==> run A: inputs <==
==> flow/design.v <==
module cordic_dds # (
   parameter DW = 16,                
   parameter PIPE_DEPTH = 14,        
   parameter limP = 16'h4dba         
)
( 
   sin_o, cos_o, err_o,
   clk, phase_i
);
   input             clk;
   input [DW-1:0]    phase_i;        
   output [DW:0]     sin_o, cos_o;   
   output [DW:0]     err_o;          
   reg [DW:0] cos_r, sin_o_r;
   reg [DW:0] x[PIPE_DEPTH:0];
   reg [DW:0] y[PIPE_DEPTH:0];
   reg [DW:0] z[PIPE_DEPTH:0];
   reg [1:0] quadrant [PIPE_DEPTH:0];
   wire [DW:0] atan_rom[PIPE_DEPTH:0];
   assign atan_rom[0] = 8189;
   assign atan_rom[1] = 4834;
   assign atan_rom[2] = 2554;
   assign atan_rom[3] = 1296;
   assign atan_rom[4] = 650;
   assign atan_rom[5] = 325;
   assign atan_rom[6] = 162;
   assign atan_rom[7] = 81;
   assign atan_rom[8] = 40;
   assign atan_rom[9] = 20;
   assign atan_rom[10] = 10;
   assign atan_rom[11] = 5;
   assign atan_rom[12] = 2;
   assign atan_rom[13] = 1;
   assign atan_rom[14] = 0;
   always @ (posedge clk) begin  
      x[0] <= {1'b0, limP};
      y[0] <= 0;
      z[0] <= {3'b0, phase_i[DW-1-2:0]};  
   end
   always @ (posedge clk) begin  
      x[1] <= x[0] - y[0];
      y[1] <= x[0] + y[0];
      z[1] <= z[0] - atan_rom[0];  
   end
   generate
      genvar k;
      for(k=1; k<PIPE_DEPTH; k=k+1) begin
         always @ (posedge clk) begin
            if (z[k][DW]) begin  
               x[k+1] <= x[k] + {{k{y[k][DW]}},y[k][DW:k]};  
               y[k+1] <= y[k] - {{k{x[k][DW]}},x[k][DW:k]};  
               z[k+1] <= z[k] + atan_rom[k];
            end else begin
               x[k+1] <= x[k] - {{k{y[k][DW]}},y[k][DW:k]};
               y[k+1] <= y[k] + {{k{x[k][DW]}},x[k][DW:k]};
               z[k+1] <= z[k] - atan_rom[k];
            end
         end
      end
   endgenerate
   always @ (posedge clk) begin
      quadrant[0] <= phase_i[DW-1:DW-2];
   end
   generate
      genvar j;
      for(j=0; j<PIPE_DEPTH; j=j+1) begin
         always @ (posedge clk) begin
            quadrant[j+1] <= quadrant[j];
         end
      end
   endgenerate
   always @ (posedge clk)
      case(quadrant[PIPE_DEPTH])
         2'b00: begin
            cos_r <= x[PIPE_DEPTH];  
            sin_o_r <= y[PIPE_DEPTH];  
         end
         2'b01: begin
            cos_r <= ~(y[PIPE_DEPTH]) + 1'b1;  
            sin_o_r <= x[PIPE_DEPTH];  
         end
         2'b10: begin
            cos_r <= ~(x[PIPE_DEPTH]) + 1'b1;  
            sin_o_r <= ~(y[PIPE_DEPTH]) + 1'b1;  
         end
         2'b11: begin
            cos_r <= y[PIPE_DEPTH];  
            sin_o_r <= ~(x[PIPE_DEPTH]) + 1'b1;  
         end
      endcase
   assign cos_o = cos_r;
   assign sin_o = sin_o_r;
   assign err_o = z[PIPE_DEPTH];
endmodule
==> flow/run.sh <==
#!/bin/bash
# the make line also repeats each setting of config.mk as NAME=value (left out here)
make -C /OpenROAD-flow-scripts/flow DESIGN_CONFIG=/design/flow/config.mk WORK_HOME=/design/flow/orfs CLKGATE_MAP_FILE= finish
==> flow/config.mk <==
export PLATFORM = sky130hd
export DESIGN_NAME = cordic_dds
export DESIGN_NICKNAME = cordic_dds
export VERILOG_FILES = /design/flow/design.v
export SDC_FILE = /design/flow/constraint.sdc
export NUM_CORES = 4
export LEC_CHECK = 0
export CAP_MARGIN = 20
export CORE_MARGIN = 2
export CORE_UTILIZATION = 70
export CTS_CLUSTER_DIAMETER = 232
export CTS_CLUSTER_SIZE = 12
export GPL_ROUTABILITY_DRIVEN = 0
export GPL_TIMING_DRIVEN = 1
export PLACE_DENSITY_LB_ADDON = 0.26
export SETUP_SLACK_MARGIN = 0.45
export SLEW_MARGIN = 20
export TNS_END_PERCENT = 65
==> flow/constraint.sdc <==
create_clock -name core_clock -period 4.05 [get_ports {clk}]
set_input_delay 0.8100 -clock core_clock [delete_from_list [all_inputs] [get_ports {clk}]]
set_output_delay 0.8100 -clock core_clock [all_outputs]
set_load 0.01 [all_outputs]
==> run M (differences from run A) <==
ABC_AREA = 1   (was not set)
CELL_PAD_IN_SITES_GLOBAL_PLACEMENT = 1   (was not set)
CORE_MARGIN = 5   (was 2)
CORE_UTILIZATION = 35   (was 70)
CTS_CLUSTER_DIAMETER = not set   (was 232)
CTS_CLUSTER_SIZE = 53   (was 12)
GPL_ROUTABILITY_DRIVEN = not set   (was 0)
GPL_TIMING_DRIVEN = not set   (was 1)
MAX_ROUTING_LAYER = met5   (was not set)
MIN_ROUTING_LAYER = met2   (was not set)
PLACE_DENSITY_LB_ADDON = 0.12   (was 0.26)
SETUP_SLACK_MARGIN = -0.02   (was 0.45)
SLEW_MARGIN = 40   (was 20)
TNS_END_PERCENT = not set   (was 65)
==> flow/constraint.sdc (replaced) <==
create_clock -name core_clock -period 3.28 [get_ports {clk}]
set_input_delay 0.6560 -clock core_clock [delete_from_list [all_inputs] [get_ports {clk}]]
set_output_delay 0.6560 -clock core_clock [all_outputs]
set_load 0.01 [all_outputs]
==> run P (differences from run A) <==
ABC_AREA = 1   (was not set)
CAP_MARGIN = 10   (was 20)
CORE_UTILIZATION = 71   (was 70)
CTS_CLUSTER_DIAMETER = 256   (was 232)
CTS_CLUSTER_SIZE = not set   (was 12)
GPL_ROUTABILITY_DRIVEN = not set   (was 0)
GPL_TIMING_DRIVEN = not set   (was 1)
PLACE_DENSITY_LB_ADDON = 0.2   (was 0.26)
SETUP_SLACK_MARGIN = 0.75   (was 0.45)
TNS_END_PERCENT = not set   (was 65)
==> flow/constraint.sdc (replaced) <==
create_clock -name core_clock -period 2.69 [get_ports {clk}]
set_input_delay 0.5380 -clock core_clock [delete_from_list [all_inputs] [get_ports {clk}]]
set_output_delay 0.5380 -clock core_clock [all_outputs]
set_load 0.01 [all_outputs]
==> run X (differences from run A) <==
CORE_MARGIN = 5   (was 2)
CORE_UTILIZATION = 40   (was 70)
CTS_CLUSTER_DIAMETER = not set   (was 232)
CTS_CLUSTER_SIZE = not set   (was 12)
GPL_ROUTABILITY_DRIVEN = not set   (was 0)
GPL_TIMING_DRIVEN = not set   (was 1)
MAX_ROUTING_LAYER = met4   (was not set)
MIN_ROUTING_LAYER = met2   (was not set)
PLACE_DENSITY_LB_ADDON = not set   (was 0.26)
SETUP_SLACK_MARGIN = not set   (was 0.45)
TNS_END_PERCENT = not set   (was 65)
==> flow/constraint.sdc (replaced) <==
create_clock -name core_clock -period 5.0 [get_ports {clk}]
set_input_delay 1.0000 -clock core_clock [delete_from_list [all_inputs] [get_ports {clk}]]
set_output_delay 1.0000 -clock core_clock [all_outputs]
set_load 0.01 [all_outputs]
==> notes <==
Run A finished with timing, DRC and antenna clean. Run P failed in global routing (5_1_grt) with GRT-0116. Run M passed the timing, DRC and antenna checks. Run X produced a clean layout. Wire length, highest first: run M, run X, run A. Against run A, the design area of run X is larger by 3.3%. Via count: run M is larger than run X (40%). Cell count: run A < run X < run M. Against run A, the core utilization of run M is lower by 37 points. Sequential cell count is the same in run A and run M. Register-to-register slack: run X is better than run A (650 ps).
==> figures <==
|  | run P | run X | run M | run A |
|---|---|---|---|---|
| Headroom to the max-slew limit | - | 31.3% | 44.2% | 49.3% |
| Final area over synthesized area | - | 1.121x | 1.119x | 1.085x |
| Via count | - | 47730 | 66998 | 34827 |
| Total die size | 74300 um2 | 116000 um2 | 154000 um2 | 64400 um2 |
| Uppermost signal routing layer after detailed routing | - | met4 | met5 | met4 |
| Clock-cell share of area | - | 5.98% | 5.27% | 3.83% |
| Run status | stopped before the end | complete, no violations | complete, no violations | complete, no violations |
| Last stage reached | global routing (5_1_grt) | - | - | - |
| Setup Buffers After CTS | 313 | 0 | 0 | 0 |
| Most common cell on crit path | - | sky130_fd_sc_hd__a21oi_1 | sky130_fd_sc_hd__nand2_1 | sky130_fd_sc_hd__a21oi_1 |
| Most popular library cell in the synthesized design by count | sky130_fd_sc_hd__nand2_1 | sky130_fd_sc_hd__dfxtp_1 | sky130_fd_sc_hd__nand2_1 | sky130_fd_sc_hd__dfxtp_1 |
| Sum of buffers and inverters on the critical path | - | 1 | 2 | 1 |
| Hold EP | - | quadrant[14][0]$_DFF_P_ | quadrant[13][0]$_DFF_P_ | quadrant[12][0]$_DFF_P_ |
| Tally of clock buffers in the finished layout | - | 113 | 122 | 71 |
| Final number of hold-violating endpoints | - | 0 | 0 | 0 |
| Seq/total area | - | 29.4% | 25.1% | 30.3% |
| Worst reg-to-reg path cell count | - | 11 | 16 | 12 |
| Maxcap violations | - | 0 | 0 | 0 |
| Proportion of synthesized chip area in sequential cells | 28.0% | 32.9% | 28.0% | 32.9% |
